==> job 6470 <==
// adder_32bit
module adder_32bit(
    input clk,
    input rst,
    input [31:0] i_a,
    input [31:0] i_b,
    input i_vld,
    output reg [31:0] o_res,
    output reg o_res_vld,
    output reg overflow
);
wire [7:0] shift;
wire [23:0] al_man_a, al_man_b;
wire sign_a, sign_b, sign_res;
wire [7:0] exp_a, exp_b, exp_res;
wire [23:0] man_a, man_b, man_res;
wire [24:0] res;
wire operation_overflow;
assign sign_a = i_a[31];
assign sign_b = i_b[31];
assign exp_a = i_a[30:23];
assign exp_b = i_b[30:23];
assign man_a = (exp_a == 8'b0) ? {1'b0, i_a[22:0]} : {1'b1, i_a[22:0]};  
assign man_b = (exp_b == 8'b0) ? {1'b0, i_b[22:0]} : {1'b1, i_b[22:0]};
wire is_nan_a = ((exp_a == 8'b11111111) && (man_a[22:0] != 0));  
wire is_nan_b = ((exp_b == 8'b11111111) && (man_b[22:0] != 0));
wire is_inf_a = ((exp_a == 8'b11111111) && (man_a[22:0] == 0));
wire is_inf_b = ((exp_b == 8'b11111111) && (man_b[22:0] == 0));
wire is_zero_a = ((i_a[30:0] == 0));  
wire is_zero_b = ((i_b[30:0] == 0));
CompareAndShift32Bit u_CompareAndShift32Bit (
    .exp_a(exp_a),           
    .exp_b(exp_b),           
    .man_a(man_a),           
    .man_b(man_b),           
    .al_man_a(al_man_a),     
    .al_man_b(al_man_b),     
    .shift(shift)            
);
Addition32Bit u_Addition32Bit (
    .sign_a(sign_a),         
    .sign_b(sign_b),         
    .a(al_man_a),            
    .b(al_man_b),            
    .res(res),               
  ...
make LEC_CHECK=0 CAP_MARGIN=20 CELL_PAD_IN_SITES_GLOBAL_PLACEMENT=0 CORE_ASPECT_RATIO=1.34 CORE_MARGIN=7 CORE_UTILIZATION=46 CTS_CLUSTER_SIZE=10 GPL_ROUTABILITY_DRIVEN=0 HOLD_SLACK_MARGIN=-0.0 MIN_ROUTING_LAYER=met1 PLACE_DENSITY_LB_ADDON=0.23 SLEW_MARGIN=15 TNS_END_PERCENT=10 finish   # period 44.3 ns
run.sh (not shown) runs the stock make flow with config.mk's settings and CLKGATE_MAP_FILE=.
==> job 9461: changes against job 6470 <==
--- a/flow/config.mk
+++ b/flow/config.mk
@@ -8,9 +8,13 @@
 export CAP_MARGIN = 20
-export CELL_PAD_IN_SITES_GLOBAL_PLACEMENT = 0
+export CELL_PAD_IN_SITES_DETAIL_PLACEMENT = 0
+export CELL_PAD_IN_SITES_GLOBAL_PLACEMENT = 2
 export CORE_ASPECT_RATIO = 1.34
 export CORE_MARGIN = 7
-export CORE_UTILIZATION = 46
-export CTS_CLUSTER_SIZE = 10
+export CORE_UTILIZATION = 36
+export CTS_CLUSTER_DIAMETER = 334
+export CTS_CLUSTER_SIZE = 71
 export GPL_ROUTABILITY_DRIVEN = 0
+export GPL_TIMING_DRIVEN = 0
 export HOLD_SLACK_MARGIN = -0.0
+export MAX_ROUTING_LAYER = met4
 export MIN_ROUTING_LAYER = met1
@@ -18,2 +22 @@
 export SLEW_MARGIN = 15
-export TNS_END_PERCENT = 10
==> flow/constraint.sdc (replaced) <==
create_clock -name core_clock -period 65.5 [get_ports {clk}]
set_input_delay 13.1000 -clock core_clock [delete_from_list [all_inputs] [get_ports {clk}]]
set_output_delay 13.1000 -clock core_clock [all_outputs]
set_load 0.01 [all_outputs]
==> comparison <==
In synthesized cell count, job 9461 and job 6470 do not differ. Job 6470 ran to the end with no violations. Job 9461 produced a clean layout. In flip-flop count, job 6470 and job 9461 do not differ. In synthesized area, job 6470 and job 9461 do not differ. Against job 6470, the critical path depth of job 9461 is higher by 41. Between job 9461 and job 6470, the lower global-route usage is in job 9461 (gap 1.7 points).

* * *

==> inputs of 11-25 <==
==> flow/design.v <==
`timescale 1ns / 1ps
module CompareAndShift32Bit (
    input [7:0] exp_a,
    input [7:0] exp_b,
    input [23:0] man_a,
    input [23:0] man_b,
    output reg [23:0] al_man_a,
    output reg [23:0] al_man_b,
    output reg [7:0] shift
);
    always @(*) begin
        if (exp_a > exp_b) begin
            shift = exp_a - exp_b;
            al_man_a = man_a;
            al_man_b = man_b >> shift;
        end else begin
            shift = exp_b - exp_a;
            al_man_a = man_a >> shift;
            al_man_b = man_b;
        end
    end
endmodule
`timescale 1ns / 1ps
module Addition32Bit (
    input sign_a,
    input sign_b,
    input [23:0] a,b,
    output reg [24:0] res,
    output reg sign_res
    );
    always @(*) begin
        if (sign_a == sign_b) begin
            sign_res = sign_a;   
            res = a+b;
        end
        else if (a >= b) begin
            res = a - b;
            sign_res = sign_a;
        end
        else begin
            res = b - a;
            sign_res = sign_b;
        end
    end
endmodule	
`timescale 1ns / 1ps
module Normalization32Bit (
    input [24:0] res,
    input [7:0] exp_base,
    output reg [23:0] man_res,
    output reg [7:0] exp_res,
    output reg overflow
);
    reg [24:0] normalized_result;
    integer i;
    always @(*) begin
        normalized_result = res;
        exp_res = exp_base;
        if (normalized_result[24]) begin
            normalized_result = normalized_result >> 1;
            exp_res = exp_base + 1;
        end else begin
            for (i = 0; i < 24; i = i + 1) begin
                if (normalized_result[23] == 0 && exp_res > 0) begin
                    normalized_result = normalized_result << 1;
                    exp_res = exp_res - 1;
                end
            end
            if (normalized_result == 25'b0)
                exp_res = 8'b0;
        end
        man_res = normalized_result[23:0];
        overflow = (exp_res >= 8'b11111111);
    end
endmodule
`timescale 1ns / 1ps
module adder_32bit(
    input clk,
    input rst,
    input [31:0] i_a,
    input [31:0] i_b,
    input i_vld,
    output reg [31:0] o_res,
    output reg o_res_vld,
    output reg overflow
);
wire [7:0] shift;
wire [23:0] al_man_a, al_man_b;
wire sign_a, sign_b, sign_res;
wire [7:0] exp_a, exp_b, exp_res;
wire [23:0] man_a, man_b, man_res;
wire [24:0] res;
wire operation_overflow;
assign sign_a = i_a[31];
assign sign_b = i_b[31];
assign exp_a = i_a[30:23];
assign exp_b = i_b[30:23];
assign man_a = (exp_a == 8'b0) ? {1'b0, i_a[22:0]} : {1'b1, i_a[22:0]};  
assign man_b = (exp_b == 8'b0) ? {1'b0, i_b[22:0]} : {1'b1, i_b[22:0]};
wire is_nan_a = ((exp_a == 8'b11111111) && (man_a[22:0] != 0));  
wire is_nan_b = ((exp_b == 8'b11111111) && (man_b[22:0] != 0));
wire is_inf_a = ((exp_a == 8'b11111111) && (man_a[22:0] == 0));
wire is_inf_b = ((exp_b == 8'b11111111) && (man_b[22:0] == 0));
wire is_zero_a = ((i_a[30:0] == 0));  
wire is_zero_b = ((i_b[30:0] == 0));
CompareAndShift32Bit u_CompareAndShift32Bit (
    .exp_a(exp_a),           
    .exp_b(exp_b),           
    .man_a(man_a),           
    .man_b(man_b),           
    .al_man_a(al_man_a),     
    .al_man_b(al_man_b),     
    .shift(shift)            
);
Addition32Bit u_Addition32Bit (
    .sign_a(sign_a),         
    .sign_b(sign_b),         
    .a(al_man_a),            
    .b(al_man_b),            
    .res(res),               
    .sign_res(sign_res)      
);
Normalization32Bit u_Normalization32Bit (
    .res(res),                                   
    .exp_base((exp_a > exp_b) ? exp_a : exp_b),  
    .man_res(man_res),                           
    .exp_res(exp_res),                           
    .overflow(operation_overflow)                
);
always @(posedge clk or posedge rst) begin
    if (rst) begin
        o_res <= 32'b0;
        o_res_vld <= 1'b0;
        overflow <= 1'b0;
    end else if (i_vld) begin
        if (is_nan_a || is_nan_b || (is_inf_a && is_inf_b && (sign_a != sign_b))) begin
            o_res <= 32'h7FC00000;  
            overflow <= 1'b1;
        end 
        else if (is_inf_a || is_inf_b) begin
            o_res <= is_inf_a ? i_a : i_b;  
            overflow <= 1'b1;
        end 
        else if (is_zero_a && is_zero_b) begin
            o_res <= 32'b0;  
            overflow <= 1'b0;
        end 
        else begin
        o_res <= {sign_res, exp_res, man_res[22:0]};
        o_res_vld <= 1'b1;
        overflow <= operation_overflow;
        end
        o_res_vld <= 1'b1;
    end else begin
        o_res_vld <= 1'b0;
    end
end
endmodule
==> flow/run.sh <==
#!/bin/bash
# the make line also repeats each setting of config.mk as NAME=value (left out here)
make -C /OpenROAD-flow-scripts/flow DESIGN_CONFIG=/design/flow/config.mk WORK_HOME=/design/flow/orfs CLKGATE_MAP_FILE= finish
==> flow/config.mk <==
export PLATFORM = sky130hd
export DESIGN_NAME = adder_32bit
export DESIGN_NICKNAME = adder_32bit
export VERILOG_FILES = /design/flow/design.v
export SDC_FILE = /design/flow/constraint.sdc
export NUM_CORES = 4
export LEC_CHECK = 0
export ABC_AREA = 1
export CAP_MARGIN = 20
export CORE_MARGIN = 2
export CORE_UTILIZATION = 40
export CTS_CLUSTER_DIAMETER = 125
export CTS_CLUSTER_SIZE = 15
export GPL_TIMING_DRIVEN = 0
export MAX_ROUTING_LAYER = met5
export SLEW_MARGIN = 20
==> flow/constraint.sdc <==
create_clock -name core_clock -period 40.0 [get_ports {clk}]
set_input_delay 8.0000 -clock core_clock [delete_from_list [all_inputs] [get_ports {clk}]]
set_output_delay 8.0000 -clock core_clock [all_outputs]
set_load 0.01 [all_outputs]
==> inputs of 01-23, as changes to 11-25 <==
ABC_AREA = default   (was 1)
CORE_UTILIZATION = 52   (was 40)
CTS_CLUSTER_DIAMETER = default   (was 125)
CTS_CLUSTER_SIZE = default   (was 15)
GPL_TIMING_DRIVEN = default   (was 0)
MAX_ROUTING_LAYER = default   (was met5)
==> flow/constraint.sdc (replaced) <==
create_clock -name core_clock -period 41.5 [get_ports {clk}]
set_input_delay 8.3000 -clock core_clock [delete_from_list [all_inputs] [get_ports {clk}]]
set_output_delay 8.3000 -clock core_clock [all_outputs]
set_load 0.01 [all_outputs]
==> inputs of 05-15, as changes to 11-25 <==
ABC_AREA = default   (was 1)
CORE_UTILIZATION = 65   (was 40)
CTS_CLUSTER_DIAMETER = default   (was 125)
CTS_CLUSTER_SIZE = default   (was 15)
GPL_TIMING_DRIVEN = default   (was 0)
MAX_ROUTING_LAYER = default   (was met5)
==> flow/constraint.sdc (replaced) <==
create_clock -name core_clock -period 27.0 [get_ports {clk}]
set_input_delay 5.4000 -clock core_clock [delete_from_list [all_inputs] [get_ports {clk}]]
set_output_delay 5.4000 -clock core_clock [all_outputs]
set_load 0.01 [all_outputs]
==> comparison table <==
| metric | 01-23 | 05-15 | 11-25 |
|---|---|---|---|
| Setup violations, final | 0 | - | 0 |
| Xor-xnor portion of the synthesized cell area | 3.78% | 3.78% | 1.70% |
| Met3 Resource Use GR | 4.09% | - | 2.74% |
| Mux share of post-synthesis cell area | 18.1% | 18.1% | 0.323% |
| Overall overflow remaining after global route | 0 | - | 0 |
| Detailed Routing Iterations Pass 1 | 6 | - | 7 |
| Depth of the worst register-to-register path | 2 | - | 1 |
| Ant. Diodes | 1 | - | 1 |
| Count of warning messages emitted by the tools | 87 | - | 84 |
| Finished layout cell area | 0.0280 mm² | - | 0.0306 mm² |
| Total standard cell area after synthesis | 0.0238 mm² | 0.0238 mm² | 0.0279 mm² |
| Max-slew violation count | 0 | - | 0 |
| Sum of met2 wire segment lengths after detailed routing | 41000 µm | - | 39300 µm |
| Outcome | no timing/DRC/antenna violations | aborted with a tool error | no timing/DRC/antenna violations |
| Failing step | - | 4_1_cts | - |
| Critical Path End | o_res[25] | - | overflow |
| YS chip area | 0.0238 mm² | 0.0238 mm² | 0.0279 mm² |
| Startpoint of the most critical setup path | i_a[28] | - | i_a[23] |
| Accumulated negative setup slack | 0 ns | - | 0 ns |
| Worst R2R Start | overflow | - | o_res[31] |
| Number of cells on the worst hold path | 2 | - | 2 |
